==> design/flow/design.v <==
module calc_mvd_cost (
    input                       ap_clk,
    input                       ap_rst,
    input                       ap_start,
    input                       ap_ce,
    output logic                ap_done,
    output logic                ap_ready,
    output logic                ap_idle,
    input        [31:0]         x,
    input        [31:0]         y,
    input        [31:0]         mv_shift,
    input        [15:0]         mv_cand_0,
    input        [15:0]         mv_cand_1,
    input        [15:0]         mv_cand_2,
    input        [15:0]         mv_cand_3,
    output logic [63:0]         bitcost,
    output logic                bitcost_ap_vld,
    input        [63:0]         lambda_sqrt_integer_int64,
    input        [63:0]         lambda_sqrt_decimal_int64,
    output logic [63:0]         mvd_cost_int64,
    output logic                mvd_cost_int64_ap_vld
);
    localparam LAMBDA_DECIMAL_SHIFT_BITS = 14;
    localparam CTX_FRAC_BITS = 15;
    logic [31:0] x_shifted, y_shifted;
    logic [63:0] lambda_sqrt_integer_reg, lambda_sqrt_decimal_reg;
    logic [63:0] lambda_sqrt_integer_s2, lambda_sqrt_decimal_s2;
    logic [63:0] lambda_sqrt_integer_s3, lambda_sqrt_decimal_s3;
    logic [15:0] mv_cand_reg[4];
    logic [3:0] pipeline_valid;
    logic same_cand;
    logic [63:0] cand1_cost, cand2_cost;
    logic [63:0] selected_cost;
    logic [63:0] bitcost_s3;
    logic [63:0] cost_mult_lambda_int;
    logic [63:0] cost_mult_lambda_dec;
    logic ap_idle_r;
    logic ap_done_r;
    always_ff @(posedge ap_clk or posedge ap_rst) begin
        if (ap_rst) begin
            ap_idle_r <= 1'b1;
            ap_done_r <= 1'b0;
            x_shifted <= 32'b0;
            y_shifted <= 32'b0;
            lambda_sqrt_integer_reg <= 64'b0;
            lambda_sqrt_decimal_reg <= 64'b0;
            mv_cand_reg[0] <= 16'b0;
            mv_cand_reg[1] <= 16'b0;
            mv_cand_reg[2] <= 16'b0;
            mv_cand_reg[3] <= 16'b0;
            pipeline_valid[0] <= 1'b0;
            same_cand <= 1'b0;
            cand1_cost <= 64'b0;
            cand2_cost <= 64'b0;
            lambda_sqrt_integer_s2 <= 64'b0;
            lambda_sqrt_decimal_s2 <= 64'b0;
            pipeline_valid[1] <= 1'b0;
            selected_cost <= 0;
            lambda_sqrt_integer_s3 <= 64'b0;
            lambda_sqrt_decimal_s3 <= 64'b0;
            pipeline_valid[2] <= 1'b0;
            bitcost_s3 <= 64'b0;
            cost_mult_lambda_int <= 64'b0;
            cost_mult_lambda_dec <= 64'b0;
            pipeline_valid[3] <= 1'b0;
            bitcost <= 64'b0;
            bitcost_ap_vld <= 1'b0;
            mvd_cost_int64 <= 64'b0;
            mvd_cost_int64_ap_vld <= 1'b0;
        end
        else if (ap_ce) begin
            ap_idle_r <= ap_idle;
            ap_done_r <= ap_done;
            if (ap_start) begin
                x_shifted <= x << mv_shift;
                y_shifted <= y << mv_shift;
                lambda_sqrt_integer_reg <= lambda_sqrt_integer_int64;
                lambda_sqrt_decimal_reg <= lambda_sqrt_decimal_int64;
                mv_cand_reg[0] <= mv_cand_0;
                mv_cand_reg[1] <= mv_cand_1;
                mv_cand_reg[2] <= mv_cand_2;
                mv_cand_reg[3] <= mv_cand_3;
                pipeline_valid[0] <= 1'b1;
            end
            else begin
                pipeline_valid[0] <= 1'b0;
            end
            pipeline_valid[1] <= pipeline_valid[0];
            lambda_sqrt_integer_s2 <= lambda_sqrt_integer_reg;
            lambda_sqrt_decimal_s2 <= lambda_sqrt_decimal_reg;
                same_cand <= (mv_cand_reg[0] == mv_cand_reg[2]) && (mv_cand_reg[1] == mv_cand_reg[3]);
                cand1_cost <= get_mvd_coding_cost(
                    $signed(x_shifted) - $signed(mv_cand_reg[0]),
                    $signed(y_shifted) - $signed(mv_cand_reg[1])
                );
                cand2_cost <= get_mvd_coding_cost(
                    $signed(x_shifted) - $signed(mv_cand_reg[2]),
                    $signed(y_shifted) - $signed(mv_cand_reg[3])
                );
            pipeline_valid[2] <= pipeline_valid[1];
            lambda_sqrt_integer_s3 <= lambda_sqrt_integer_s2;
            lambda_sqrt_decimal_s3 <= lambda_sqrt_decimal_s2;
                if (same_cand) begin
                    selected_cost <= cand1_cost;
                end
                else begin
                    selected_cost <= (cand2_cost < cand1_cost) ? cand2_cost : cand1_cost;
                end
            pipeline_valid[3] <= pipeline_valid[2];
                bitcost_s3 <= selected_cost;
                cost_mult_lambda_int <= selected_cost * lambda_sqrt_integer_s3;
                cost_mult_lambda_dec <= selected_cost * lambda_sqrt_decimal_s3;
            bitcost_ap_vld <= pipeline_valid[3];
            mvd_cost_int64_ap_vld <= pipeline_valid[3];
                bitcost <= bitcost_s3;
                mvd_cost_int64 <= cost_mult_lambda_int + (cost_mult_lambda_dec >> LAMBDA_DECIMAL_SHIFT_BITS);
        end
    end
    assign ap_ready = 1'b1;
    assign ap_done  = mvd_cost_int64_ap_vld;
    always_comb begin
        ap_idle = ap_idle_r;
        if (ap_start && ap_ce) begin
            ap_idle = 0;
        end
        else if (ap_done_r && ap_ce) begin
            ap_idle = 1;
        end
    end
    function automatic logic [63:0] get_mvd_coding_cost(input logic signed [31:0] mvd_hor, input logic signed [31:0] mvd_ver);
        logic [63:0] bitcost_temp;
        logic [63:0] x_abs, y_abs;
        logic [63:0] Q;
        logic [63:0] a, b;
        bitcost_temp = 64'd4 << CTX_FRAC_BITS;
        x_abs = (mvd_hor < 0) ? -mvd_hor : mvd_hor;
        y_abs = (mvd_ver < 0) ? -mvd_ver : mvd_ver;
        Q = 64'd1 << CTX_FRAC_BITS;
        bitcost_temp += (x_abs == 1) ? Q : 64'b0;
        bitcost_temp += (y_abs == 1) ? Q : 64'b0;
        a = get_ep_ex_golomb_bitcost_withpow(x_abs);
        b = get_ep_ex_golomb_bitcost_withpow(y_abs);
        get_mvd_coding_cost = ((a + b + bitcost_temp) >> CTX_FRAC_BITS) << 34;
    endfunction
    function automatic logic [63:0] get_ep_ex_golomb_bitcost_withpow(input logic [63:0] symbol);
        if (symbol >= 32768)
            get_ep_ex_golomb_bitcost_withpow = 64'd983040;
        else if (symbol >= 16384)
            get_ep_ex_golomb_bitcost_withpow = 64'd917504;
        else if (symbol >= 8192)
            get_ep_ex_golomb_bitcost_withpow = 64'd851968;
        else if (symbol >= 4096)
            get_ep_ex_golomb_bitcost_withpow = 64'd786432;
        else if (symbol >= 2048)
            get_ep_ex_golomb_bitcost_withpow = 64'd720896;
        else if (symbol >= 1024)
            get_ep_ex_golomb_bitcost_withpow = 64'd655360;
        else if (symbol >= 512)
            get_ep_ex_golomb_bitcost_withpow = 64'd589824;
        else if (symbol >= 256)
            get_ep_ex_golomb_bitcost_withpow = 64'd524288;
        else if (symbol >= 128)
            get_ep_ex_golomb_bitcost_withpow = 64'd458752;
        else if (symbol >= 64)
            get_ep_ex_golomb_bitcost_withpow = 64'd393216;
        else if (symbol >= 32)
            get_ep_ex_golomb_bitcost_withpow = 64'd327680;
        else if (symbol >= 16)
            get_ep_ex_golomb_bitcost_withpow = 64'd262144;
        else if (symbol >= 8)
            get_ep_ex_golomb_bitcost_withpow = 64'd196608;
        else if (symbol >= 4)
            get_ep_ex_golomb_bitcost_withpow = 64'd131072;
        else if (symbol >= 2)
            get_ep_ex_golomb_bitcost_withpow = 64'd65536;
        else
            get_ep_ex_golomb_bitcost_withpow = 64'd0;
    endfunction
endmodule
==> design/flow/run.sh <==
#!/bin/bash
# the make line also repeats each setting of config.mk as NAME=value (left out here)
make -C /OpenROAD-flow-scripts/flow DESIGN_CONFIG=/design/flow/config.mk WORK_HOME=/design/flow/orfs CLKGATE_MAP_FILE= finish
==> design/flow/config.mk <==
export PLATFORM = sky130hd
export DESIGN_NAME = calc_mvd_cost
export DESIGN_NICKNAME = calc_mvd_cost
export VERILOG_FILES = /design/flow/design.v
export SDC_FILE = /design/flow/constraint.sdc
export NUM_CORES = 4
export LEC_CHECK = 0
export ABC_AREA = 1
export CAP_MARGIN = 20
export CORE_ASPECT_RATIO = 1.31
export CORE_MARGIN = 2
export CORE_UTILIZATION = 64
export CTS_CLUSTER_DIAMETER = 364
export CTS_CLUSTER_SIZE = 96
export PLACE_DENSITY = 0.35
export SLEW_MARGIN = 20
==> design/flow/constraint.sdc <==
create_clock -name core_clock -period 5.3 [get_ports {ap_clk}]
set_input_delay 1.0600 -clock core_clock [delete_from_list [all_inputs] [get_ports {ap_clk}]]
set_output_delay 1.0600 -clock core_clock [all_outputs]
set_load 0.01 [all_outputs]
==> results.yml, run 1 <==
# yosys + openroad results
floorplan:
  die_area_um2: 84500
  core_area_um2: 81500
  ios: 425
  chipWidth_um: 254
  die_h_um: 332
  initial_utilization: 0.645
  std_cell_rows: 120
synth:
  ys_top_cells_by_count: "nand2_1 (2469), inv_1 (1281), ha_1 (619)"
  aoi_share: 0.102
  yosys.area.top_type_share: 0.216
  netlist_instances: 7726
  synth_top_cell_by_area: "dfrtp_1"
  synthTopCellsByArea: "dfrtp_1 (22%), nand2_1 (18%), ha_1 (15%)"
  ys_sh_xor: 0.0318
  synthArstFlopShare: 1.00
  mux_share: 0.00152
  ff_type: "dfrtp_1"
  netlist_area_um2: 52600
  ys_sh_simple: 0.284
  yosysChipArea_um2: 52600
  syn_area_per_cell_um2: 6.81
  synth.distinct_cells: 73
  fa_ha_area_frac: 0.237
  yosysWarnings: 2
  logic_family: "simple AND/OR/NAND/NOR gates"
  ys.flops: 455
  ys_seq_share: 0.217
  top_cell: "nand2_1"
  ys_cells: 7726
  edf_count: 0
clocking:
  cts_max_path_buffers: 3
  cts_hold_buf: 0
  cts_root_buf: "clkbuf_16"
  cts.sinks: 455
  cts_made_buffers: 8
  htree_levels: 1
run_status:
  error: "[ERROR GRT-0232] Routing congestion too high. Check the congestion heatmap in the GUI."
  stop_stage: "5_1_grt"
  status: "aborted with a tool error"
placement:
  gp_congestion: 1.06
  place.detailed.instances: 9764
  port_buffers: 278
  hpwl_um: 143000
  dpl_cell_area_um2: 63000
global_routing:
  overflow: 21
  grt_util_all_layers: 0.692
timing repair:
item | CTS
setup buffers | 131
resized | 383
endpoints found under the setup margin | 54
cloned | 0
pin swaps | 224
through the flow:
stage               setup TNS [ns]  setup slack (ns)
floorplan                  -896.48             -1.91
global placement            -37.04             -1.50
detailed placement          -47.33             -1.78
CTS                         -41.10             -1.46
routing by layer:
metal	overflow	GRT usage
met1	6	0.691
met2	6	0.869
met3	1	0.525
met4	7	0.637
met5	1	0.400
==> run 2: changes to the inputs <==
- CELL_PAD_IN_SITES_DETAIL_PLACEMENT: not set -> 1
- CELL_PAD_IN_SITES_GLOBAL_PLACEMENT: not set -> 2
- CORE_ASPECT_RATIO: 1.31 -> 1.55
- CORE_MARGIN: 2 -> 5
- CORE_UTILIZATION: 64 -> 58
- CTS_CLUSTER_DIAMETER: 364 -> 398
- CTS_CLUSTER_SIZE: 96 -> 49
- GPL_ROUTABILITY_DRIVEN: not set -> 1
- GPL_TIMING_DRIVEN: not set -> 1
- PLACE_DENSITY: 0.35 -> not set
- SETUP_SLACK_MARGIN: not set -> 0.43
- SLEW_MARGIN: 20 -> 30
- clock period: 5.3 -> 9.0 ns (I/O delays scaled with it)
==> results.yml, run 2 <==
# yosys + openroad results
run_status:
  error: "[ERROR GPL-0301] Utilization 114.854 % exceeds 100%."
  status: "aborted with a tool error"
  stop_stage: "3_1_place_gp_skip_io"
synth:
  ff_type: "dfrtp_1"
  yosysChipArea_um2: 52600
  yosysWarnings: 2
  synthArstFlopShare: 1.00
  synthTopCellsByArea: "dfrtp_1 (22%), nand2_1 (18%), ha_1 (15%)"
  ys_sh_simple: 0.284
  ys_cells: 7726
  yosys.area.top_type_share: 0.216
  logic_family: "simple AND/OR/NAND/NOR gates"
  mux_share: 0.00152
  synth.distinct_cells: 73
  ys_seq_share: 0.217
  edf_count: 0
  aoi_share: 0.102
  netlist_instances: 7726
  ys_top_cells_by_count: "nand2_1 (2469), inv_1 (1281), ha_1 (619)"
  fa_ha_area_frac: 0.237
  syn_area_per_cell_um2: 6.81
  ys_sh_xor: 0.0318
  synth_top_cell_by_area: "dfrtp_1"
  ys.flops: 455
  top_cell: "nand2_1"
  netlist_area_um2: 52600
floorplan:
  core_area_um2: 90000
  die_h_um: 385
  initial_utilization: 0.584
  die_area_um2: 96900
  std_cell_rows: 137
  chipWidth_um: 252
==> run 3: changes to the inputs <==
- ABC_AREA: 1 -> not set
- CELL_PAD_IN_SITES_DETAIL_PLACEMENT: 1 -> not set
- CELL_PAD_IN_SITES_GLOBAL_PLACEMENT: 2 -> not set
- CORE_ASPECT_RATIO: 1.55 -> not set
- CORE_MARGIN: 5 -> 2
- CORE_UTILIZATION: 58 -> 72
- CTS_CLUSTER_DIAMETER: 398 -> 66
- CTS_CLUSTER_SIZE: 49 -> not set
- GPL_ROUTABILITY_DRIVEN: 1 -> not set
- GPL_TIMING_DRIVEN: 1 -> not set
- SETUP_SLACK_MARGIN: 0.43 -> not set
- SLEW_MARGIN: 30 -> 20
- TNS_END_PERCENT: not set -> 10
- clock period: 9.0 -> 6.97 ns (I/O delays scaled with it)
==> results.yml, run 3 <==
# yosys + openroad results
placement:
  hpwl_um: 111000
  place.detailed.instances: 6835
  port_buffers: 278
  dpl_cell_area_um2: 55700
  gp_congestion: 1.00
  preCtsSetupSlack_ns: -0.754
synth:
  syn_area_per_cell_um2: 9.12
  ys_sh_simple: 0.152
  ys_seq_share: 0.225
  fa_ha_area_frac: 0.246
  mux_share: 0.115
  yosys.area.top_type_share: 0.225
  yosysChipArea_um2: 50600
  netlist_area_um2: 50600
  yosysWarnings: 2
  ys_top_cells_by_count: "ha_1 (619), inv_1 (599), nand2_1 (458)"
  synthTopCellsByArea: "dfrtp_1 (22%), ha_1 (15%), fa_1 (9.3%)"
  synthArstFlopShare: 1.00
  aoi_share: 0.144
  netlist_instances: 5545
  ys_sh_xor: 0.0449
  top_cell: "ha_1"
  ff_type: "dfrtp_1"
  ys_cells: 5545
  synth.distinct_cells: 103
  edf_count: 0
  synth_top_cell_by_area: "dfrtp_1"
  ys.flops: 455
  logic_family: "adder cells"
run_status:
  stop_stage: "5_1_grt"
  status: "aborted with a tool error"
clocking:
  htree_levels: 2
  cts_root_buf: "clkbuf_16"
  cts_max_path_buffers: 3
  cts.sinks: 455
  cts_made_buffers: 55
floorplan:
  chipWidth_um: 269
  die_h_um: 269
  ios: 425
  die_area_um2: 72400
  initial_utilization: 0.725
  core_area_um2: 69800
  std_cell_rows: 97
==> run 3: timing repair <==
item	in CTS
gates resized	153
setup endpoints to repair	21
setup buffers	39
hold buffers	0
pin swaps	90
==> run 4: changes to the inputs <==
- CORE_UTILIZATION: 72 -> 63
- CTS_CLUSTER_DIAMETER: 66 -> not set
- CTS_CLUSTER_SIZE: not set -> 95
- TNS_END_PERCENT: 10 -> not set
- clock period: 6.97 -> 9.06 ns (I/O delays scaled with it)
==> results.yml, run 4 <==
# yosys + openroad results
final_timing:
  hold_viol_final: 0
  fmax_mhz: 121
  final-setup-viol-count: 0
  setup_slack_ns: 0.819
  worstMarginPinSlew_ns: 1.15
  relSlewSlack: 0.229
  final.min_clock_period_ns: 8.24
  timing.setup.tns_ns: 0
  finalClockPeriodUsage: 0.910
  drv_slew: 0
  fin_hold_ws_ns: 0.488
  finalClockSkew_ns: 0.0296
  grt_setup_unrepaired: "false"
global_routing:
  overflow: 0
  grt_max_degree: 164
  grt_util_all_layers: 0.310
  grt_pass1_wl_um: 208000
  first_global_vias: 40200
  antenna_found_initial: 5
placement:
  gp_congestion: 0.946
  preCtsSetupSlack_ns: 0.854
  hpwl_um: 100000
  dpl_cell_area_um2: 53900
  port_buffers: 278
floorplan:
  core_area_um2: 79300
  chipWidth_um: 287
  die_area_um2: 82600
  ios: 425
  initial_utilization: 0.638
  std_cell_rows: 103
  die_h_um: 287
critical_path:
  critPathLaunch: "selected_cost[35]"
  crit_cells: 28
  crit_required_ns: 9.54
  cp-start-kind: "flop"
  slowest_stage: "dfrtp_2"
  crit_arrival_ns: 8.72
  r2r-start: "selected_cost[35]"
  r2r_slack_ns: 0.82
  crit_end: "cost_mult_lambda_int[63]"
  end_kind: "flop"
  reg2reg_to: "cost_mult_lambda_int[63]"
  cp_num_buf_inv: 4
  worstPathMaxFanout: 20
  path_class: "reg2reg"
  reg2reg_depth: 28
  crit_family: "adder cells"
  cp_slowest_stage_delay_ns: 0.67
  cp_common_cell: "ha_1"
synth:
  edf_count: 0
  ys_sh_xor: 0.0449
  fa_ha_area_frac: 0.246
  synthTopCellsByArea: "dfrtp_1 (22%), ha_1 (15%), fa_1 (9.3%)"
  syn_area_per_cell_um2: 9.12
  ys.flops: 455
  synth.distinct_cells: 103
  yosysChipArea_um2: 50600
  logic_family: "adder cells"
  ys_cells: 5545
  netlist_instances: 5545
  yosys.area.top_type_share: 0.225
  ys_seq_share: 0.225
  yosysWarnings: 2
  ys_top_cells_by_count: "ha_1 (619), inv_1 (599), nand2_1 (458)"
  aoi_share: 0.144
  synth_top_cell_by_area: "dfrtp_1"
  top_cell: "ha_1"
  ys_sh_simple: 0.152
  ff_type: "dfrtp_1"
  synthArstFlopShare: 1.00
  mux_share: 0.115
  netlist_area_um2: 50600
power:
  p_comb_mw: 11.5
  combPwrFrac: 0.688
  pwr-share-seq: 0.181
  power_leader: "combinational logic"
  p_int_mw: 9.18
  netSwitchingFraction: 0.453
  pg_seq_mw: 3.03
  p_leak_nw: 26.3
  p_clk_mw: 2.21
  total_power_mw: 16.8
  p_per_area_nw_per_um2: 301
  clockPowerShare: 0.132
  vdd_drop_max_mv: 0.288
  p_sw_mw: 7.59
clocking:
  cts.sinks: 455
  postCtsSetupRepairBufs: 0
  insertion_delay_ns: 0.62
  htree_levels: 2
  cts_hold_buf: 0
  cts_made_buffers: 53
  cts_resized: 0
  cts_max_path_buffers: 3
  cts_tree: "done"
  cts_root_buf: "clkbuf_16"
  clkTransAtPathRegs_ns: 0.06
route:
  dr.pass1.iters: 5
  drc: 0
  wirelength_um: 127000
  wire_per_inst_um: 18.7
  drt_iter0_drc: 2416
  num_vias: 40800
  drtAntennaViolNets: 0
  via_per_inst: 5.99
cells_and_area:
  syn2layout_area_growth_pct: 10.2
  final_cell_area_um2: 55700
  nFillCells: 6389
  fin_nets: 6850
min_path:
  min_to: "mvd_cost_int64[42]"
  hold_class: "reg2reg"
  hold_depth: 2
  hp-start: "mvd_cost_int64[42]"
run_status:
  status: "complete, no violations"
job:
  warnings: 107
  drv_cap: 0
-- run 4: metal layers --
layer / routed length (um) / global-route usage / vias to the layer above
li1: - / - / 19600
met2: 60200 / 0.525 / 1025
met1: 56100 / 0.413 / 19900
met4: 4260 / 0.0958 / 8
met3: 6380 / 0.0398 / 199
met5: 58 / 0 / -
-- run 4: metrics by stage --
step                      std cells  utilization
final                          6801        0.703
after global routing           6799        0.703
after CTS                      6799        0.703
after detailed placement       6699        0.680
after global placement         6699        0.680
after floorplan                5621            -
-- run 4: layout make-up --
class	count	area, um^2	area share
multi-input cells	4274	35800	0.643
flip-flops and latches	455	11400	0.205
repair buffers	321	3120	0.0560
inverters	599	2250	0.0404
clock buffers	68	1500	0.0268
well taps	1050	1310	0.0236
clock inverters	32	305	0.00548
diodes	2	5.00	0.0000898
==> run 5: changes to the inputs <==
- CORE_ASPECT_RATIO: not set -> 0.99
- CORE_UTILIZATION: 63 -> 68
- CTS_CLUSTER_DIAMETER: not set -> 141
- CTS_CLUSTER_SIZE: 95 -> 37
- GPL_ROUTABILITY_DRIVEN: not set -> 1
- GPL_TIMING_DRIVEN: not set -> 1
- HOLD_SLACK_MARGIN: not set -> -0.1
- SETUP_SLACK_MARGIN: not set -> 0.76
- SLEW_MARGIN: 20 -> 15
- clock period: 9.06 -> 5.29 ns (I/O delays scaled with it)
==> results.yml, run 5 <==
# yosys + openroad results
run_status:
  status: "aborted with a tool error"
  stop_stage: "5_1_grt"
  error: "[ERROR GRT-0232] Routing congestion too high. Check the congestion heatmap in the GUI."
synth:
  ys_cells: 5545
  ys_sh_xor: 0.0449
  mux_share: 0.115
  syn_area_per_cell_um2: 9.12
  fa_ha_area_frac: 0.246
  aoi_share: 0.144
  synth_top_cell_by_area: "dfrtp_1"
  ys_top_cells_by_count: "ha_1 (619), inv_1 (599), nand2_1 (458)"
  top_cell: "ha_1"
  yosysWarnings: 2
  ys_sh_simple: 0.152
  synthArstFlopShare: 1.00
  ff_type: "dfrtp_1"
  ys_seq_share: 0.225
  yosys.area.top_type_share: 0.225
  netlist_instances: 5545
  yosysChipArea_um2: 50600
  synthTopCellsByArea: "dfrtp_1 (22%), ha_1 (15%), fa_1 (9.3%)"
  synth.distinct_cells: 103
  logic_family: "adder cells"
  netlist_area_um2: 50600
  edf_count: 0
  ys.flops: 455
clocking:
  htree_levels: 1
  cts_made_buffers: 17
  cts_max_path_buffers: 3
  cts_root_buf: "clkbuf_16"
  cts.sinks: 455
  cts_hold_buf: 0
floorplan:
  chipWidth_um: 278
  die_area_um2: 76600
  initial_utilization: 0.686
  core_area_um2: 73700
  die_h_um: 275
  ios: 425
  std_cell_rows: 99
placement:
  gp_congestion: 0.979
  hpwl_um: 129000
  port_buffers: 278
  place.detailed.instances: 7614
  dpl_cell_area_um2: 62800
global_routing:
  overflow: 131
  grt_util_all_layers: 0.719
==> run 5: stage by stage <==
stage / power [mW] / worst slack, ns / TNS [ns]
4_1_cts: 39.8 / -1.81 / -56.37
3_5_place_dp: 33.5 / -1.77 / -56.21
3_3_place_gp: 31.1 / -1.52 / -46.70
2_1_floorplan: 23.2 / -1.92 / -905.40
==> run 5: timing repair <==
item | CTS
endpoints found under the setup margin | 63
pin swaps | 171
cloned | 2
gates resized | 279
setup buffers | 108
==> run 5: metal layers <==
layer	track usage	overflow
met1	0.742	4
met2	0.889	68
met3	0.563	15
met4	0.631	43
met5	0.381	1
==> run 6: changes to the inputs <==
- CAP_MARGIN: 20 -> 0
- CORE_ASPECT_RATIO: 0.99 -> not set
- CORE_UTILIZATION: 68 -> 72
- CTS_CLUSTER_DIAMETER: 141 -> 28
- CTS_CLUSTER_SIZE: 37 -> 34
- GPL_ROUTABILITY_DRIVEN: 1 -> not set
- GPL_TIMING_DRIVEN: 1 -> not set
- HOLD_SLACK_MARGIN: -0.1 -> not set
- SETUP_SLACK_MARGIN: 0.76 -> not set
- SLEW_MARGIN: 15 -> 20
- clock period: 5.29 -> 6.83 ns (I/O delays scaled with it)
==> results.yml, run 6 <==
# yosys + openroad results
run_status:
  status: "aborted with a tool error"
  stop_stage: "5_1_grt"
  error: "[ERROR GRT-0116] Global routing finished with congestion. Check the congestion regions in the DRC Viewer."
floorplan:
  die_h_um: 269
  chipWidth_um: 269
  core_area_um2: 69800
  std_cell_rows: 97
  initial_utilization: 0.725
  die_area_um2: 72400
  ios: 425
synth:
  syn_area_per_cell_um2: 9.12
  yosys.area.top_type_share: 0.225
  netlist_instances: 5545
  ys_cells: 5545
  yosysChipArea_um2: 50600
  fa_ha_area_frac: 0.246
  ff_type: "dfrtp_1"
  ys_seq_share: 0.225
  netlist_area_um2: 50600
  synth.distinct_cells: 103
  synth_top_cell_by_area: "dfrtp_1"
  yosysWarnings: 2
  mux_share: 0.115
  logic_family: "adder cells"
  synthTopCellsByArea: "dfrtp_1 (22%), ha_1 (15%), fa_1 (9.3%)"
  top_cell: "ha_1"
  ys_sh_xor: 0.0449
  aoi_share: 0.144
  synthArstFlopShare: 1.00
  ys_sh_simple: 0.152
  ys_top_cells_by_count: "ha_1 (619), inv_1 (599), nand2_1 (458)"
  edf_count: 0
  ys.flops: 455
global_routing:
  overflow: 24
  grt_util_all_layers: 0.752
placement:
  dpl_cell_area_um2: 56200
  hpwl_um: 115000
  gp_congestion: 1.02
  port_buffers: 278
  place.detailed.instances: 6869
clocking:
  cts_max_path_buffers: 3
  cts_made_buffers: 101
  htree_levels: 3
  cts_root_buf: "clkbuf_16"
  cts.sinks: 455
-- run 6: repair_timing --
action                                  CTS
resized                                 254
hold buffers                              0
endpoints found under the setup margin   24
setup buffers                            69
pin swaps                               144
-- run 6: metal layers --
metal,overflow,global-route usage
met1,5,0.773
met2,4,0.877
met3,8,0.653
met4,7,0.646
met5,0,0.505
-- run 6: through the flow --
| step | TNS, ns | setup WS [ns] |
|---|---|---|
| after global placement | -2.34 | -0.305 |
| after CTS | -2.78 | -0.322 |
| after floorplan | -313.37 | -0.690 |
| after detailed placement | -5.23 | -0.531 |
==> run 7: changes to the inputs <==
- ABC_AREA: not set -> 1
- CAP_MARGIN: 0 -> 20
- CORE_ASPECT_RATIO: not set -> 1.31
- CTS_CLUSTER_DIAMETER: 28 -> 364
- CTS_CLUSTER_SIZE: 34 -> 96
- PLACE_DENSITY: not set -> 0.42
- SETUP_SLACK_MARGIN: not set -> -0.41
- clock period: 6.83 -> 5.58 ns (I/O delays scaled with it)
==> results.yml, run 7 <==
# yosys + openroad results
run_status:
  status: "aborted with a tool error"
  stop_stage: "5_1_grt"
  error: "[ERROR GRT-0116] Global routing finished with congestion. Check the congestion regions in the DRC Viewer."
placement:
  preCtsSetupSlack_ns: -1.70
  hpwl_um: 145000
  port_buffers: 278
  gp_congestion: 1.02
  place.detailed.instances: 9304
floorplan:
  std_cell_rows: 113
  initial_utilization: 0.726
  die_area_um2: 75200
  die_h_um: 313
  core_area_um2: 72400
  ios: 425
  chipWidth_um: 240
synth:
  yosys.area.top_type_share: 0.216
  synth_top_cell_by_area: "dfrtp_1"
  yosysWarnings: 2
  ys_top_cells_by_count: "nand2_1 (2469), inv_1 (1281), ha_1 (619)"
  ys.flops: 455
  netlist_instances: 7726
  synthArstFlopShare: 1.00
  ys_sh_xor: 0.0318
  edf_count: 0
  synth.distinct_cells: 73
  ff_type: "dfrtp_1"
  fa_ha_area_frac: 0.237
  ys_seq_share: 0.217
  ys_sh_simple: 0.284
  syn_area_per_cell_um2: 6.81
  yosysChipArea_um2: 52600
  synthTopCellsByArea: "dfrtp_1 (22%), nand2_1 (18%), ha_1 (15%)"
  mux_share: 0.00152
  aoi_share: 0.102
  logic_family: "simple AND/OR/NAND/NOR gates"
  ys_cells: 7726
  netlist_area_um2: 52600
  top_cell: "nand2_1"
clocking:
  cts.sinks: 455
  cts_max_path_buffers: 3
  cts_hold_buf: 0
  htree_levels: 1
  cts_made_buffers: 8
  cts_root_buf: "clkbuf_16"
global_routing:
  grt_util_all_layers: 0.928
  overflow: 6012
==> run 7: metrics by stage <==
step	hold WS [ns]	setup TNS, ns	utilization	cell area [um^2]	power (mW)
after floorplan	0.442	-784.75	-	53500	11.6
after global placement	0.452	-24.30	0.831	60100	15.1
after detailed placement	0.463	-41.53	0.831	60100	16.0
after CTS	0.525	-40.21	0.858	62100	18.4
==> run 7: what timing repair did <==
| item | CTS |
|---|---|
| endpoints found under the setup margin | 42 |
| resized | 190 |
| setup buffers | 85 |
| pin swaps | 101 |
| cloned | 0 |
==> run 7: per-layer routing <==
metal | overflow | track usage
met2 | 1935 | 1.01
met4 | 674 | 0.766
met1 | 1869 | 0.961
met5 | 187 | 0.795
met3 | 1347 | 0.887
==> run 8: changes to the inputs <==
- ABC_AREA: 1 -> not set
- CORE_ASPECT_RATIO: 1.31 -> 0.72
- CTS_CLUSTER_DIAMETER: 364 -> 32
- CTS_CLUSTER_SIZE: 96 -> 36
- GPL_ROUTABILITY_DRIVEN: not set -> 1
- GPL_TIMING_DRIVEN: not set -> 1
- HOLD_SLACK_MARGIN: not set -> -0.1
- PLACE_DENSITY: 0.42 -> 0.71
- SETUP_SLACK_MARGIN: -0.41 -> -0.14
- SLEW_MARGIN: 20 -> 15
- clock period: 5.58 -> 6.88 ns (I/O delays scaled with it)
==> results.yml, run 8 <==
# yosys + openroad results
route:
  drc: 0
  wl_met2_um: 82900
  highest_layer: "met5"
  wirelength_um: 204000
  drt_iter0_drc: 9046
  wl_met1_um: 68100
  dr.pass1.iters: 23
  wire_per_inst_um: 28.9
  num_vias: 50900
  drtAntennaViolNets: 0
  wl_met3_um: 31300
  via_per_inst: 7.22
power:
  netSwitchingFraction: 0.505
  p_clk_mw: 3.93
  clockPowerShare: 0.113
  power_leader: "combinational logic"
  vdd_drop_max_mv: 0.997
  combPwrFrac: 0.768
  pwr-share-seq: 0.118
  p_leak_nw: 28.3
  pg_seq_mw: 4.12
  p_comb_mw: 26.7
  p_per_area_nw_per_um2: 571
  p_sw_mw: 17.6
  p_int_mw: 17.2
synth:
  ys_sh_simple: 0.152
  yosys.area.top_type_share: 0.225
  synthArstFlopShare: 1.00
  yosysWarnings: 2
  ys_top_cells_by_count: "ha_1 (619), inv_1 (599), nand2_1 (458)"
  netlist_area_um2: 50600
  logic_family: "adder cells"
  ff_type: "dfrtp_1"
  aoi_share: 0.144
  mux_share: 0.115
  ys.flops: 455
  syn_area_per_cell_um2: 9.12
  synth_top_cell_by_area: "dfrtp_1"
  yosysChipArea_um2: 50600
  synthTopCellsByArea: "dfrtp_1 (22%), ha_1 (15%), fa_1 (9.3%)"
  netlist_instances: 5545
  fa_ha_area_frac: 0.246
  edf_count: 0
  top_cell: "ha_1"
  synth.distinct_cells: 103
  ys_cells: 5545
  ys_seq_share: 0.225
  ys_sh_xor: 0.0449
floorplan:
  die_h_um: 229
  chipWidth_um: 316
  die_area_um2: 72400
  core_area_um2: 69600
  initial_utilization: 0.727
  ios: 425
  std_cell_rows: 82
final_timing:
  relSlewSlack: 0.0906
  fin_hold_ws_ns: 0.486
  hold_viol_final: 0
  grt_setup_unrepaired: "true"
  timing.setup.tns_ns: -31.06
  drv_slew: 0
  worstMarginPinSlew_ns: 1.35
  final-setup-viol-count: 39
  setup_slack_ns: -1.88
  final.min_clock_period_ns: 8.76
  finalClockPeriodUsage: 1.27
  fmax_mhz: 114
  finalClockSkew_ns: 0.0597
critical_path:
  path_class: "reg2reg"
  cp_common_cell: "ha_4"
  cp-start-kind: "flop"
  r2r-start: "selected_cost[36]"
  crit_family: "adder cells"
  crit_end: "cost_mult_lambda_dec[62]"
  cp_slowest_stage_delay_ns: 0.79
  crit_arrival_ns: 9.31
  slowest_stage: "ha_1"
  reg2reg_to: "cost_mult_lambda_dec[62]"
  reg2reg_depth: 27
  crit_cells: 27
  r2r_slack_ns: -1.88
  worstPathMaxFanout: 5
  critPathLaunch: "selected_cost[36]"
  cp_num_buf_inv: 4
  crit_required_ns: 7.43
  end_kind: "flop"
global_routing:
  grt_pass1_wl_um: 275000
  overflow: 0
  grt_max_degree: 121
  first_global_vias: 47900
  grt_util_all_layers: 0.490
  antenna_found_initial: 33
run_status:
  violatedChecks: "negative setup slack"
  status: "complete, but fails checks"
clocking:
  cts_tree: "done"
  insertion_delay_ns: 0.69
  cts_root_buf: "clkbuf_16"
  cts_max_path_buffers: 3
  clkTransAtPathRegs_ns: 0.07
  cts_made_buffers: 76
  htree_levels: 3
  cts.sinks: 455
cells_and_area:
  stdcell_count: 7057
  syn2layout_area_growth_pct: 20.4
  fin_nets: 7199
min_path:
  hold_class: "reg2reg"
  min_to: "mvd_cost_int64[26]"
  hp-start: "cost_mult_lambda_dec[40]"
  hold_depth: 1
job:
  warnings: 120
  drv_cap: 0
placement:
  gp_congestion: 0.990
  place.detailed.instances: 6840
  port_buffers: 278
  preCtsSetupSlack_ns: -0.590
  hpwl_um: 111000
-- run 8: routing by layer --
metal,global-route usage,vias to the layer above
met5,0.0134,-
met4,0.298,42
met3,0.162,1970
met2,0.726,4769
met1,0.619,23800
li1,-,20400
-- run 8: per-stage QoR --
| step | utilization | instance area (um^2) | power (mW) |
|---|---|---|---|
| finish | 0.875 | 60900 | 34.7 |
| global route | 0.875 | 60800 | 35.7 |
| CTS | 0.861 | 59900 | 28.5 |
| detailed placement | 0.804 | 55900 | 21.2 |
| global placement | 0.804 | 55900 | 20.4 |
| floorplan | - | 51000 | 15.8 |
-- run 8: layout make-up --
type | instances | area (um^2)
multi-input combinational | 4274 | 37600
sequential | 455 | 11400
fill | 3230 | 8690
timing repair buffer | 646 | 5820
inverter | 599 | 2260
clock buffer | 87 | 2010
tap | 924 | 1160
clock inverter | 52 | 539
antenna | 19 | 47.5
timing repair inverter | 1 | 7.51
-- run 8: what timing repair did --
| action | CTS | global route |
|---|---|---|
| setup endpoints to repair | 21 | 35 |
| hold buffers | 0 | 0 |
| pin swaps | 96 | 88 |
| gates resized | 166 | 161 |
| gates cloned | 1 | 1 |
| buffers inserted | 40 | 27 |
==> run 9: changes to the inputs <==
- CORE_ASPECT_RATIO: 0.72 -> not set
- CORE_UTILIZATION: 72 -> 62
- CTS_CLUSTER_DIAMETER: 32 -> not set
- CTS_CLUSTER_SIZE: 36 -> not set
- GPL_ROUTABILITY_DRIVEN: 1 -> not set
- GPL_TIMING_DRIVEN: 1 -> not set
- HOLD_SLACK_MARGIN: -0.1 -> not set
- PLACE_DENSITY: 0.71 -> not set
- SETUP_SLACK_MARGIN: -0.14 -> not set
- SLEW_MARGIN: 15 -> 20
- clock period: 6.88 -> 8.59 ns (I/O delays scaled with it)
==> results.yml, run 9 <==
# yosys + openroad results
clocking:
  cts_made_buffers: 53
  cts_max_path_buffers: 3
  insertion_delay_ns: 0.63
  clkTransAtPathRegs_ns: 0.07
  cts_root_buf: "clkbuf_16"
  cts_hold_buf: 0
  htree_levels: 2
  postCtsSetupRepairBufs: 0
  cts_tree: "done"
  cts_resized: 0
  cts.sinks: 455
floorplan:
  die_h_um: 290
  die_area_um2: 83900
  core_area_um2: 80700
  initial_utilization: 0.627
  std_cell_rows: 104
  chipWidth_um: 290
  ios: 425
synth:
  logic_family: "adder cells"
  synthTopCellsByArea: "dfrtp_1 (22%), ha_1 (15%), fa_1 (9.3%)"
  synthArstFlopShare: 1.00
  netlist_instances: 5545
  synth_top_cell_by_area: "dfrtp_1"
  ff_type: "dfrtp_1"
  ys_seq_share: 0.225
  syn_area_per_cell_um2: 9.12
  ys.flops: 455
  ys_top_cells_by_count: "ha_1 (619), inv_1 (599), nand2_1 (458)"
  ys_sh_simple: 0.152
  netlist_area_um2: 50600
  ys_cells: 5545
  ys_sh_xor: 0.0449
  synth.distinct_cells: 103
  mux_share: 0.115
  top_cell: "ha_1"
  yosys.area.top_type_share: 0.225
  yosysWarnings: 2
  fa_ha_area_frac: 0.246
  edf_count: 0
  yosysChipArea_um2: 50600
  aoi_share: 0.144
route:
  wirelength_um: 128000
  wire_per_inst_um: 18.8
  drtAntennaViolNets: 0
  dr.pass1.iters: 5
  drt_iter0_drc: 2451
  num_vias: 40700
  drc: 0
  via_per_inst: 5.97
run_status:
  status: "complete, no violations"
critical_path:
  path_class: "reg2reg"
  r2r-start: "selected_cost[38]"
  crit_cells: 31
  r2r_slack_ns: 0.61
  worstPathMaxFanout: 21
  end_kind: "flop"
  cp_common_cell: "ha_1"
  cp_num_buf_inv: 6
  crit_end: "cost_mult_lambda_int[63]"
  cp_slowest_stage_delay_ns: 0.61
  reg2reg_depth: 31
  critPathLaunch: "selected_cost[38]"
  slowest_stage: "dfrtp_2"
  crit_family: "adder cells"
  crit_arrival_ns: 8.48
  crit_required_ns: 9.09
  reg2reg_to: "cost_mult_lambda_int[63]"
  cp-start-kind: "flop"
min_path:
  hold_depth: 2
  min_to: "mvd_cost_int64[42]"
  hp-start: "mvd_cost_int64[42]"
  hold_class: "reg2reg"
power:
  combPwrFrac: 0.686
  power_leader: "combinational logic"
  clockPowerShare: 0.135
  pwr-share-seq: 0.179
  pg_seq_mw: 3.19
  p_sw_mw: 8.05
  p_leak_nw: 26.4
  vdd_drop_max_mv: 0.369
  p_clk_mw: 2.40
  p_per_area_nw_per_um2: 319
  p_int_mw: 9.77
  netSwitchingFraction: 0.452
  p_comb_mw: 12.2
final_timing:
  fmax_mhz: 125
  final-setup-viol-count: 0
  drv_slew: 0
  worstMarginPinSlew_ns: 1.05
  fin_hold_ws_ns: 0.487
  hold_viol_final: 0
  relSlewSlack: 0.295
  grt_setup_unrepaired: "false"
  finalClockSkew_ns: 0.0342
  timing.setup.tns_ns: 0
  finalClockPeriodUsage: 0.929
  final.min_clock_period_ns: 7.98
cells_and_area:
  syn2layout_area_growth_pct: 10.5
  fin_nets: 6856
  final_util: 0.692
placement:
  port_buffers: 278
  hpwl_um: 102000
  gp_congestion: 0.956
job:
  warnings: 110
  drv_cap: 0
global_routing:
  antenna_found_initial: 6
  grt_pass1_wl_um: 207000
  overflow: 0
  first_global_vias: 39600
  grt_max_degree: 163
  grt_util_all_layers: 0.305
run 9: area by class of cell:
type                    instances  area [um^2]
multi-input cells            4274        35800
diodes                          1         2.50
well taps                    1060         1330
flip-flops and latches        455        11400
clock inverters                29          358
clock buffers                  70         1500
fillers                      6581        24800
repair buffers                327         3190
inverters                     599         2250
run 9: routing by layer:
layer,track usage,up-vias,wire length [um]
met5,0,-,49
met4,0.110,8,4980
met3,0.0399,216,6470
met2,0.516,1035,60600
met1,0.402,19800,56300
li1,-,19700,-
run 9: stage by stage:
stage / power [mW] / instance area, um^2 / std cells / setup WS, ns
floorplan: 12.6 / 50900 / 5621 / 0.718
global placement: 15.2 / 54000 / 6715 / 0.830
detailed placement: 15.4 / 54000 / 6715 / 0.657
CTS: 18.0 / 55900 / 6814 / 0.576
global route: 19.9 / 55900 / 6814 / 0.263
finish: 17.8 / 55900 / 6815 / 0.611
==> run 10: changes to the inputs <==
- ABC_AREA: not set -> 1
- CORE_UTILIZATION: 62 -> 58
- CTS_CLUSTER_DIAMETER: not set -> 302
- SETUP_SLACK_MARGIN: not set -> 1.15
- clock period: 8.59 -> 4.52 ns (I/O delays scaled with it)
==> results.yml, run 10 <==
# yosys + openroad results
power:
  p_comb_mw: 20.1
  vdd_drop_max_mv: 0.360
  pg_seq_mw: 5.64
  pwr-share-seq: 0.187
  power_leader: "combinational logic"
  netSwitchingFraction: 0.458
  clockPowerShare: 0.148
  p_leak_nw: 38.9
  p_int_mw: 16.4
  p_clk_mw: 4.46
  p_per_area_nw_per_um2: 412
  combPwrFrac: 0.666
  p_sw_mw: 13.8
synth:
  ff_type: "dfrtp_1"
  ys_top_cells_by_count: "nand2_1 (2469), inv_1 (1281), ha_1 (619)"
  edf_count: 0
  fa_ha_area_frac: 0.237
  yosysWarnings: 2
  ys_sh_simple: 0.284
  synthTopCellsByArea: "dfrtp_1 (22%), nand2_1 (18%), ha_1 (15%)"
  mux_share: 0.00152
  ys.flops: 455
  ys_sh_xor: 0.0318
  logic_family: "simple AND/OR/NAND/NOR gates"
  yosys.area.top_type_share: 0.216
  synthArstFlopShare: 1.00
  syn_area_per_cell_um2: 6.81
  ys_seq_share: 0.217
  netlist_area_um2: 52600
  ys_cells: 7726
  yosysChipArea_um2: 52600
  synth.distinct_cells: 73
  netlist_instances: 7726
  synth_top_cell_by_area: "dfrtp_1"
  aoi_share: 0.102
  top_cell: "nand2_1"
critical_path:
  worstPathMaxFanout: 4
  slowest_stage: "fa_1"
  crit_end: "cost_mult_lambda_int[62]"
  r2r_slack_ns: -3.08
  crit_cells: 30
  cp_slowest_stage_delay_ns: 0.70
  cp-start-kind: "flop"
  crit_arrival_ns: 8.12
  end_kind: "flop"
  critPathLaunch: "selected_cost[37]"
  reg2reg_to: "cost_mult_lambda_int[62]"
  crit_required_ns: 5.04
  crit_family: "adder cells"
  cp_num_buf_inv: 8
  r2r-start: "selected_cost[37]"
  path_class: "reg2reg"
  reg2reg_depth: 30
floorplan:
  std_cell_rows: 110
  ios: 425
  die_h_um: 305
  chipWidth_um: 305
  initial_utilization: 0.585
  die_area_um2: 93100
  core_area_um2: 89900
global_routing:
  grt_pass1_wl_um: 289000
  globalRouteMet1Util: 0.474
  first_global_vias: 56100
  grt_max_degree: 251
  use_met3: 0.0507
  antenna_found_initial: 3
  top_usage_layer: "met2"
  grtUsageMet2: 0.660
  grt_util_all_layers: 0.387
  overflow: 0
final_timing:
  hold_viol_final: 0
  finalClockPeriodUsage: 1.68
  drv_slew: 0
  worstMarginPinSlew_ns: 1.08
  fmax_mhz: 132
  finalClockSkew_ns: 0.0486
  final-setup-viol-count: 61
  setup_slack_ns: -3.08
  relSlewSlack: 0.283
  final.min_clock_period_ns: 7.60
  grt_setup_unrepaired: "true"
cells_and_area:
  fin_nets: 10300
  final_util: 0.816
  nFillCells: 5673
  seq_area_um2: 11400
  syn2layout_area_growth_pct: 39.4
  stdcell_count: 10400
  mi_logic_area_um2: 40000
min_path:
  hold_class: "reg2reg"
  hold_depth: 2
  min_to: "lambda_sqrt_integer_s2[12]"
  hp-start: "lambda_sqrt_integer_reg[12]"
clocking:
  htree_levels: 2
  cts_tree: "done"
  cts_hold_buf: 0
  cts_max_path_buffers: 3
  cts_made_buffers: 49
  cts.sinks: 455
  cts_root_buf: "clkbuf_16"
  clkTransAtPathRegs_ns: 0.07
  insertion_delay_ns: 0.71
run_status:
  violatedChecks: "negative setup slack"
  status: "complete, but fails checks"
placement:
  place.detailed.instances: 10000
  hpwl_um: 133000
  port_buffers: 278
  gp_congestion: 0.996
route:
  dr.pass1.iters: 9
  drtAntennaViolNets: 0
  via_per_inst: 5.69
  num_vias: 58900
  wirelength_um: 207000
  drt_iter0_drc: 6516
  drc: 0
  wire_per_inst_um: 20.0
job:
  drv_cap: 0
  warnings: 119
run 10: final cells by class:
cell class	instances	area share
multi-input combinational	5687	0.545
tap	1176	0.0201
timing repair inverter	2	0.000222
inverter	1314	0.0680
clock buffer	64	0.0184
sequential	455	0.156
timing repair buffer	1625	0.187
clock inverter	27	0.00488
antenna	4	0.000136
run 10: repair_timing:
| action | CTS | global route |
|---|---|---|
| cloned | 4 | 3 |
| pin swaps | 323 | 256 |
| setup buffers | 142 | 79 |
| setup endpoints to repair | 79 | 118 |
| resized | 555 | 491 |
run 10: stage by stage:
| step | cell area [um^2] | setup slack, ns | total power [mW] | hold slack (ns) | TNS, ns |
|---|---|---|---|---|---|
| 3_3_place_gp | 65100 | -2.31 | 20.6 | 0.454 | -79.46 |
| 5_1_grt | 73300 | -3.09 | 31.8 | 0.476 | -113.05 |
| 6_report | 73300 | -3.08 | 30.2 | 0.457 | -105.00 |
| 4_1_cts | 70600 | -2.11 | 27.1 | 0.473 | -72.64 |
| 2_1_floorplan | 54200 | -2.54 | 14.6 | 0.442 | -1215.55 |
| 3_5_place_dp | 65100 | -2.41 | 21.1 | 0.458 | -85.66 |
run 10: per-layer routing:
metal,routed length (um),share of wire
met1,78000,0.38
met2,94500,0.46
met3,18000,0.087
met4,16200,0.079
met5,9,0.000044
==> run 11: changes to the inputs <==
- CELL_PAD_IN_SITES_DETAIL_PLACEMENT: not set -> 1
- CELL_PAD_IN_SITES_GLOBAL_PLACEMENT: not set -> 2
- CORE_ASPECT_RATIO: not set -> 0.97
- CTS_CLUSTER_DIAMETER: 302 -> 398
- CTS_CLUSTER_SIZE: not set -> 54
- GPL_ROUTABILITY_DRIVEN: not set -> 0
- GPL_TIMING_DRIVEN: not set -> 0
- SETUP_SLACK_MARGIN: 1.15 -> 1.35
- SLEW_MARGIN: 20 -> 10
- clock period: 4.52 -> 9.0 ns (I/O delays scaled with it)
==> results.yml, run 11 <==
# yosys + openroad results
synth:
  aoi_share: 0.102
  edf_count: 0
  yosysChipArea_um2: 52600
  netlist_instances: 7726
  ys_sh_xor: 0.0318
  logic_family: "simple AND/OR/NAND/NOR gates"
  synth_top_cell_by_area: "dfrtp_1"
  netlist_area_um2: 52600
  mux_share: 0.00152
  synth.distinct_cells: 73
  ys.flops: 455
  syn_area_per_cell_um2: 6.81
  ys_sh_simple: 0.284
  ys_top_cells_by_count: "nand2_1 (2469), inv_1 (1281), ha_1 (619)"
  ys_seq_share: 0.217
  synthArstFlopShare: 1.00
  fa_ha_area_frac: 0.237
  ys_cells: 7726
  yosysWarnings: 2
  yosys.area.top_type_share: 0.216
  synthTopCellsByArea: "dfrtp_1 (22%), nand2_1 (18%), ha_1 (15%)"
  top_cell: "nand2_1"
  ff_type: "dfrtp_1"
run_status:
  status: "aborted with a tool error"
  stop_stage: "3_1_place_gp_skip_io"
  error: "[ERROR GPL-0301] Utilization 115.249 % exceeds 100%."
floorplan:
  core_area_um2: 89700
  std_cell_rows: 108
  chipWidth_um: 310
  die_h_um: 301
  initial_utilization: 0.586
  die_area_um2: 93100
==> run 12: changes to the inputs <==
- ABC_AREA: 1 -> not set
- CELL_PAD_IN_SITES_DETAIL_PLACEMENT: 1 -> not set
- CELL_PAD_IN_SITES_GLOBAL_PLACEMENT: 2 -> not set
- CORE_ASPECT_RATIO: 0.97 -> not set
- CORE_UTILIZATION: 58 -> 47
- CTS_CLUSTER_DIAMETER: 398 -> not set
- CTS_CLUSTER_SIZE: 54 -> not set
- GPL_ROUTABILITY_DRIVEN: 0 -> not set
- GPL_TIMING_DRIVEN: 0 -> not set
- SETUP_SLACK_MARGIN: 1.35 -> not set
- SLEW_MARGIN: 10 -> 20
- clock period: 9.0 -> 8.14 ns (I/O delays scaled with it)
==> results.yml, run 12 <==
# yosys + openroad results
final_timing:
  grt_setup_unrepaired: "false"
  setup_slack_ns: 0.399
  worstMarginPinSlew_ns: 1.02
  fin_hold_ws_ns: 0.484
  final-setup-viol-count: 0
  timing.setup.tns_ns: 0
  hold_viol_final: 0
  drv_slew: 0
  finalClockPeriodUsage: 0.951
  fmax_mhz: 129
  final.min_clock_period_ns: 7.74
  relSlewSlack: 0.310
  finalClockSkew_ns: 0.0577
synth:
  netlist_instances: 5545
  yosysWarnings: 2
  ys_top_cells_by_count: "ha_1 (619), inv_1 (599), nand2_1 (458)"
  ys.flops: 455
  ys_cells: 5545
  synthTopCellsByArea: "dfrtp_1 (22%), ha_1 (15%), fa_1 (9.3%)"
  fa_ha_area_frac: 0.246
  netlist_area_um2: 50600
  top_cell: "ha_1"
  ys_seq_share: 0.225
  ff_type: "dfrtp_1"
  edf_count: 0
  mux_share: 0.115
  synth.distinct_cells: 103
  ys_sh_simple: 0.152
  syn_area_per_cell_um2: 9.12
  synth_top_cell_by_area: "dfrtp_1"
  aoi_share: 0.144
  logic_family: "adder cells"
  synthArstFlopShare: 1.00
  yosys.area.top_type_share: 0.225
  yosysChipArea_um2: 50600
  ys_sh_xor: 0.0449
critical_path:
  cp_slowest_stage_delay_ns: 0.58
  crit_required_ns: 8.65
  reg2reg_to: "cost_mult_lambda_dec[63]"
  cp_common_cell: "ha_1"
  end_kind: "flop"
  crit_end: "cost_mult_lambda_dec[63]"
  r2r_slack_ns: 0.40
  crit_arrival_ns: 8.26
  r2r-start: "selected_cost[38]"
  cp_num_buf_inv: 3
  cp-start-kind: "flop"
  crit_family: "adder cells"
  path_class: "reg2reg"
  crit_cells: 27
  reg2reg_depth: 27
  critPathLaunch: "selected_cost[38]"
  worstPathMaxFanout: 14
  slowest_stage: "dfrtp_2"
global_routing:
  grt_max_degree: 166
  antenna_found_initial: 4
  grt_pass1_wl_um: 214000
  first_global_vias: 39800
  overflow: 0
  grt_util_all_layers: 0.239
floorplan:
  initial_utilization: 0.473
  core_area_um2: 107000
  ios: 425
  die_area_um2: 110000
  std_cell_rows: 120
  chipWidth_um: 332
  die_h_um: 332
min_path:
  min_to: "lambda_sqrt_decimal_s3[3]"
  hp-start: "lambda_sqrt_decimal_s2[3]"
  hold_depth: 1
  hold_class: "reg2reg"
power:
  p_int_mw: 10.2
  p_leak_nw: 26.4
  p_sw_mw: 8.40
  vdd_drop_max_mv: 0.266
  clockPowerShare: 0.132
  p_per_area_nw_per_um2: 330
  combPwrFrac: 0.688
  p_clk_mw: 2.46
  power_leader: "combinational logic"
  p_comb_mw: 12.8
  total_power_mw: 18.6
  netSwitchingFraction: 0.452
  pwr-share-seq: 0.180
  pg_seq_mw: 3.35
job:
  drv_cap: 0
  warnings: 108
clocking:
  cts.sinks: 455
  cts_max_path_buffers: 3
  cts_root_buf: "clkbuf_16"
  htree_levels: 2
  insertion_delay_ns: 0.68
  cts_made_buffers: 53
  cts_tree: "done"
  cts_hold_buf: 0
  clkTransAtPathRegs_ns: 0.07
cells_and_area:
  fin_nets: 6858
  final_cell_area_um2: 56300
  syn2layout_area_growth_pct: 11.3
run_status:
  status: "complete, no violations"
route:
  wirelength_um: 132000
  drc: 0
  drt_iter0_drc: 2543
  wire_per_inst_um: 18.5
  drtAntennaViolNets: 0
  dr.pass1.iters: 7
  via_per_inst: 5.66
  num_vias: 40500
placement:
  port_buffers: 278
  preCtsSetupSlack_ns: 0.398
  gp_congestion: 0.919
  hpwl_um: 106000
  dpl_cell_area_um2: 54500
-- run 12: cell type report --
type | count | area [um^2]
inverter | 599 | 2250
clock buffer | 77 | 1520
antenna | 2 | 5.00
sequential | 455 | 11400
timing repair buffer | 329 | 3240
multi-input combinational | 4274 | 35800
tap | 1403 | 1760
clock inverter | 20 | 270
fill | 9965 | 50600
-- run 12: stage by stage --
step           instances   util
4_1_cts             7157  0.526
6_report            7159  0.526
5_1_grt             7157  0.526
3_3_place_gp        7060  0.509
2_1_floorplan       5621      -
3_5_place_dp        7060  0.509
-- run 12: repair_timing --
item,CTS,global route
endpoints found under the hold margin,0,0
setup buffers,0,0
gates resized,0,4
endpoints found under the setup margin,0,2
-- run 12: layer usage --
metal	part of all wire	global-route usage	vias up
met5	0	0	-
met1	0.46	0.323	19700
met2	0.46	0.400	949
li1	-	-	19700
met3	0.042	0.0245	192
met4	0.034	0.0809	0
==> run 13: changes to the inputs <==
- ABC_AREA: not set -> 1
- CELL_PAD_IN_SITES_DETAIL_PLACEMENT: not set -> 1
- CORE_ASPECT_RATIO: not set -> 0.5
- CORE_UTILIZATION: 47 -> 58
- CTS_CLUSTER_DIAMETER: not set -> 298
- CTS_CLUSTER_SIZE: not set -> 98
- PLACE_DENSITY: not set -> 0.39
- TNS_END_PERCENT: not set -> 30
- clock period: 8.14 -> 9.0 ns (I/O delays scaled with it)
==> results.yml, run 13 <==
# yosys + openroad results
synth:
  ys_top_cells_by_count: "nand2_1 (2469), inv_1 (1281), ha_1 (619)"
  mux_share: 0.00152
  yosys.area.top_type_share: 0.216
  ys_seq_share: 0.217
  logic_family: "simple AND/OR/NAND/NOR gates"
  top_cell: "nand2_1"
  fa_ha_area_frac: 0.237
  ys_sh_simple: 0.284
  synthTopCellsByArea: "dfrtp_1 (22%), nand2_1 (18%), ha_1 (15%)"
  ys_sh_xor: 0.0318
  syn_area_per_cell_um2: 6.81
  ys.flops: 455
  yosysWarnings: 2
  aoi_share: 0.102
  ff_type: "dfrtp_1"
  synth.distinct_cells: 73
  edf_count: 0
  synthArstFlopShare: 1.00
  ys_cells: 7726
  netlist_instances: 7726
  netlist_area_um2: 52600
  synth_top_cell_by_area: "dfrtp_1"
  yosysChipArea_um2: 52600
run_status:
  stop_stage: "3_5_place_dp"
  error: "[ERROR DPL-0033] detailed placement checks failed during check placement."
  status: "aborted with a tool error"
floorplan:
  initial_utilization: 0.583
  die_h_um: 217
  chipWidth_um: 430
  die_area_um2: 93200
  core_area_um2: 90300
  ios: 425
  std_cell_rows: 78
placement:
  gp_congestion: 0.961
  port_buffers: 278
-- run 13: per-stage QoR --
stage / hold WS [ns] / worst slack [ns] / area (um^2)
after global placement: 0.454 / 1.26 / 55700
after floorplan: 0.442 / 1.05 / 52900
==> run 14: changes to the inputs <==
- ABC_AREA: 1 -> not set
- CELL_PAD_IN_SITES_DETAIL_PLACEMENT: 1 -> not set
- CORE_ASPECT_RATIO: 0.5 -> not set
- CORE_UTILIZATION: 58 -> 66
- CTS_CLUSTER_DIAMETER: 298 -> not set
- CTS_CLUSTER_SIZE: 98 -> not set
- PLACE_DENSITY: 0.39 -> not set
- TNS_END_PERCENT: 30 -> not set
- clock period: 9.0 -> 7.47 ns (I/O delays scaled with it)
==> results.yml, run 14 <==
# yosys + openroad results
run_status:
  status: "complete, no violations"
final_timing:
  hold_viol_final: 0
  finalClockPeriodUsage: 0.971
  final-setup-viol-count: 0
  relSlewSlack: 0.258
  timing.setup.tns_ns: 0
  final.min_clock_period_ns: 7.25
  finalClockSkew_ns: 0.0395
  drv_slew: 0
  fmax_mhz: 138
  worstMarginPinSlew_ns: 1.11
route:
  dr.pass1.iters: 6
  num_vias: 41900
  via_per_inst: 6.08
  wire_per_inst_um: 19.5
  drc: 0
  drt_iter0_drc: 3165
  drtAntennaViolNets: 0
  wirelength_um: 134000
synth:
  yosys.area.top_type_share: 0.225
  ys_sh_simple: 0.152
  yosysWarnings: 2
  mux_share: 0.115
  synthTopCellsByArea: "dfrtp_1 (22%), ha_1 (15%), fa_1 (9.3%)"
  yosysChipArea_um2: 50600
  netlist_instances: 5545
  aoi_share: 0.144
  netlist_area_um2: 50600
  synth.distinct_cells: 103
  logic_family: "adder cells"
  ff_type: "dfrtp_1"
  syn_area_per_cell_um2: 9.12
  synthArstFlopShare: 1.00
  synth_top_cell_by_area: "dfrtp_1"
  ys_top_cells_by_count: "ha_1 (619), inv_1 (599), nand2_1 (458)"
  ys.flops: 455
  top_cell: "ha_1"
  ys_sh_xor: 0.0449
  edf_count: 0
  fa_ha_area_frac: 0.246
  ys_seq_share: 0.225
  ys_cells: 5545
critical_path:
  reg2reg_to: "cost_mult_lambda_dec[61]"
  critPathLaunch: "selected_cost[39]"
  end_kind: "flop"
  crit_required_ns: 7.98
  crit_cells: 31
  worstPathMaxFanout: 5
  cp_num_buf_inv: 9
  crit_family: "adder cells"
  reg2reg_depth: 31
  r2r_slack_ns: 0.22
  cp-start-kind: "flop"
  path_class: "reg2reg"
  slowest_stage: "fa_1"
  cp_slowest_stage_delay_ns: 0.55
  crit_arrival_ns: 7.76
  crit_end: "cost_mult_lambda_dec[61]"
  r2r-start: "selected_cost[39]"
power:
  pwr-share-seq: 0.164
  p_leak_nw: 27.0
  p_clk_mw: 2.78
  p_per_area_nw_per_um2: 392
  p_int_mw: 12.2
  total_power_mw: 22.4
  combPwrFrac: 0.712
  clockPowerShare: 0.124
  pg_seq_mw: 3.67
  p_sw_mw: 10.2
  p_comb_mw: 15.9
  power_leader: "combinational logic"
  netSwitchingFraction: 0.455
  vdd_drop_max_mv: 0.484
floorplan:
  initial_utilization: 0.666
  ios: 425
  std_cell_rows: 101
  core_area_um2: 75900
  die_area_um2: 78900
  chipWidth_um: 281
  die_h_um: 281
min_path:
  min_to: "mvd_cost_int64[48]"
  hold_depth: 2
  hp-start: "mvd_cost_int64[48]"
  hold_class: "reg2reg"
clocking:
  cts_root_buf: "clkbuf_16"
  cts_tree: "done"
  cts_max_path_buffers: 3
  insertion_delay_ns: 0.64
  cts_made_buffers: 52
  htree_levels: 2
  clkTransAtPathRegs_ns: 0.06
  cts_hold_buf: 0
  cts.sinks: 455
cells_and_area:
  fin_nets: 6965
  syn2layout_area_growth_pct: 12.9
  mi_logic_area_um2: 36100
  nFillCells: 5544
  seq_area_um2: 11400
global_routing:
  antenna_found_initial: 4
  grt_util_all_layers: 0.338
  grt_pass1_wl_um: 214000
  first_global_vias: 40300
  overflow: 0
  grt_max_degree: 143
placement:
  hpwl_um: 105000
  gp_congestion: 0.952
  port_buffers: 278
job:
  warnings: 112
  drv_cap: 0
run 14: cell type report:
type	count	share of cell area
clock buffer	69	0.0259
sequential	455	0.200
timing repair buffer	437	0.0732
clock inverter	29	0.00690
multi-input combinational	4274	0.632
antenna	1	0.0000438
tap	1030	0.0226
inverter	599	0.0395
run 14: layer usage:
layer	vias to the layer above	wire, um	track usage
met1	20200	56900	0.456
met2	1504	62800	0.557
met5	-	42	0
li1	19900	-	-
met4	6	5380	0.121
met3	302	9020	0.0458
run 14: repair_timing:
item                                    CTS  global route
endpoints found under the setup margin    4            13
resized                                   7            57
pin swaps                                 0            22
setup buffers                             3            14
run 14: per-stage QoR:
step	hold slack, ns	cell area (um^2)	std cells	setup slack, ns	util
after global routing	0.508	57100	6893	-0.132	0.752
after global placement	0.464	54700	6778	-0.000150	0.720
after CTS	0.480	56700	6879	0.00885	0.746
after floorplan	0.457	50900	5621	-0.178	-
after detailed placement	0.474	54700	6778	-0.0671	0.720
final	0.488	57100	6894	0.218	0.752
==> run 15: changes to the inputs <==
- CAP_MARGIN: 20 -> 5
- CORE_UTILIZATION: 66 -> 70
- CTS_CLUSTER_SIZE: not set -> 85
- HOLD_SLACK_MARGIN: not set -> -0.1
- clock period: 7.47 -> 6.8 ns (I/O delays scaled with it)
==> results.yml, run 15 <==
# yosys + openroad results
placement:
  port_buffers: 278
  place.detailed.instances: 6926
  preCtsSetupSlack_ns: -0.564
  gp_congestion: 1.00
  hpwl_um: 112000
floorplan:
  chipWidth_um: 273
  core_area_um2: 71500
  ios: 425
  std_cell_rows: 98
  initial_utilization: 0.707
  die_area_um2: 74400
  die_h_um: 273
synth:
  synth_top_cell_by_area: "dfrtp_1"
  ys_top_cells_by_count: "ha_1 (619), inv_1 (599), nand2_1 (458)"
  yosysChipArea_um2: 50600
  yosysWarnings: 2
  yosys.area.top_type_share: 0.225
  ff_type: "dfrtp_1"
  edf_count: 0
  ys_sh_xor: 0.0449
  aoi_share: 0.144
  netlist_instances: 5545
  fa_ha_area_frac: 0.246
  top_cell: "ha_1"
  mux_share: 0.115
  synthTopCellsByArea: "dfrtp_1 (22%), ha_1 (15%), fa_1 (9.3%)"
  ys_seq_share: 0.225
  synth.distinct_cells: 103
  syn_area_per_cell_um2: 9.12
  ys.flops: 455
  netlist_area_um2: 50600
  ys_sh_simple: 0.152
  ys_cells: 5545
  logic_family: "adder cells"
  synthArstFlopShare: 1.00
clocking:
  cts.sinks: 455
  cts_made_buffers: 51
  cts_max_path_buffers: 3
  cts_root_buf: "clkbuf_16"
  htree_levels: 2
  cts_hold_buf: 0
run_status:
  status: "aborted with a tool error"
  stop_stage: "5_1_grt"
[run 15: repair_timing]
item                                    CTS
gates cloned                              1
pin swaps                               105
resized                                 143
buffers inserted                         59
endpoints found under the setup margin   24
[run 15: through the flow]
stage                     cell area, um^2   util
after floorplan                     51200      -
after global placement              56600  0.791
after detailed placement            56600  0.791
after CTS                           59600  0.834
Power and IR drop assume default switching activity.
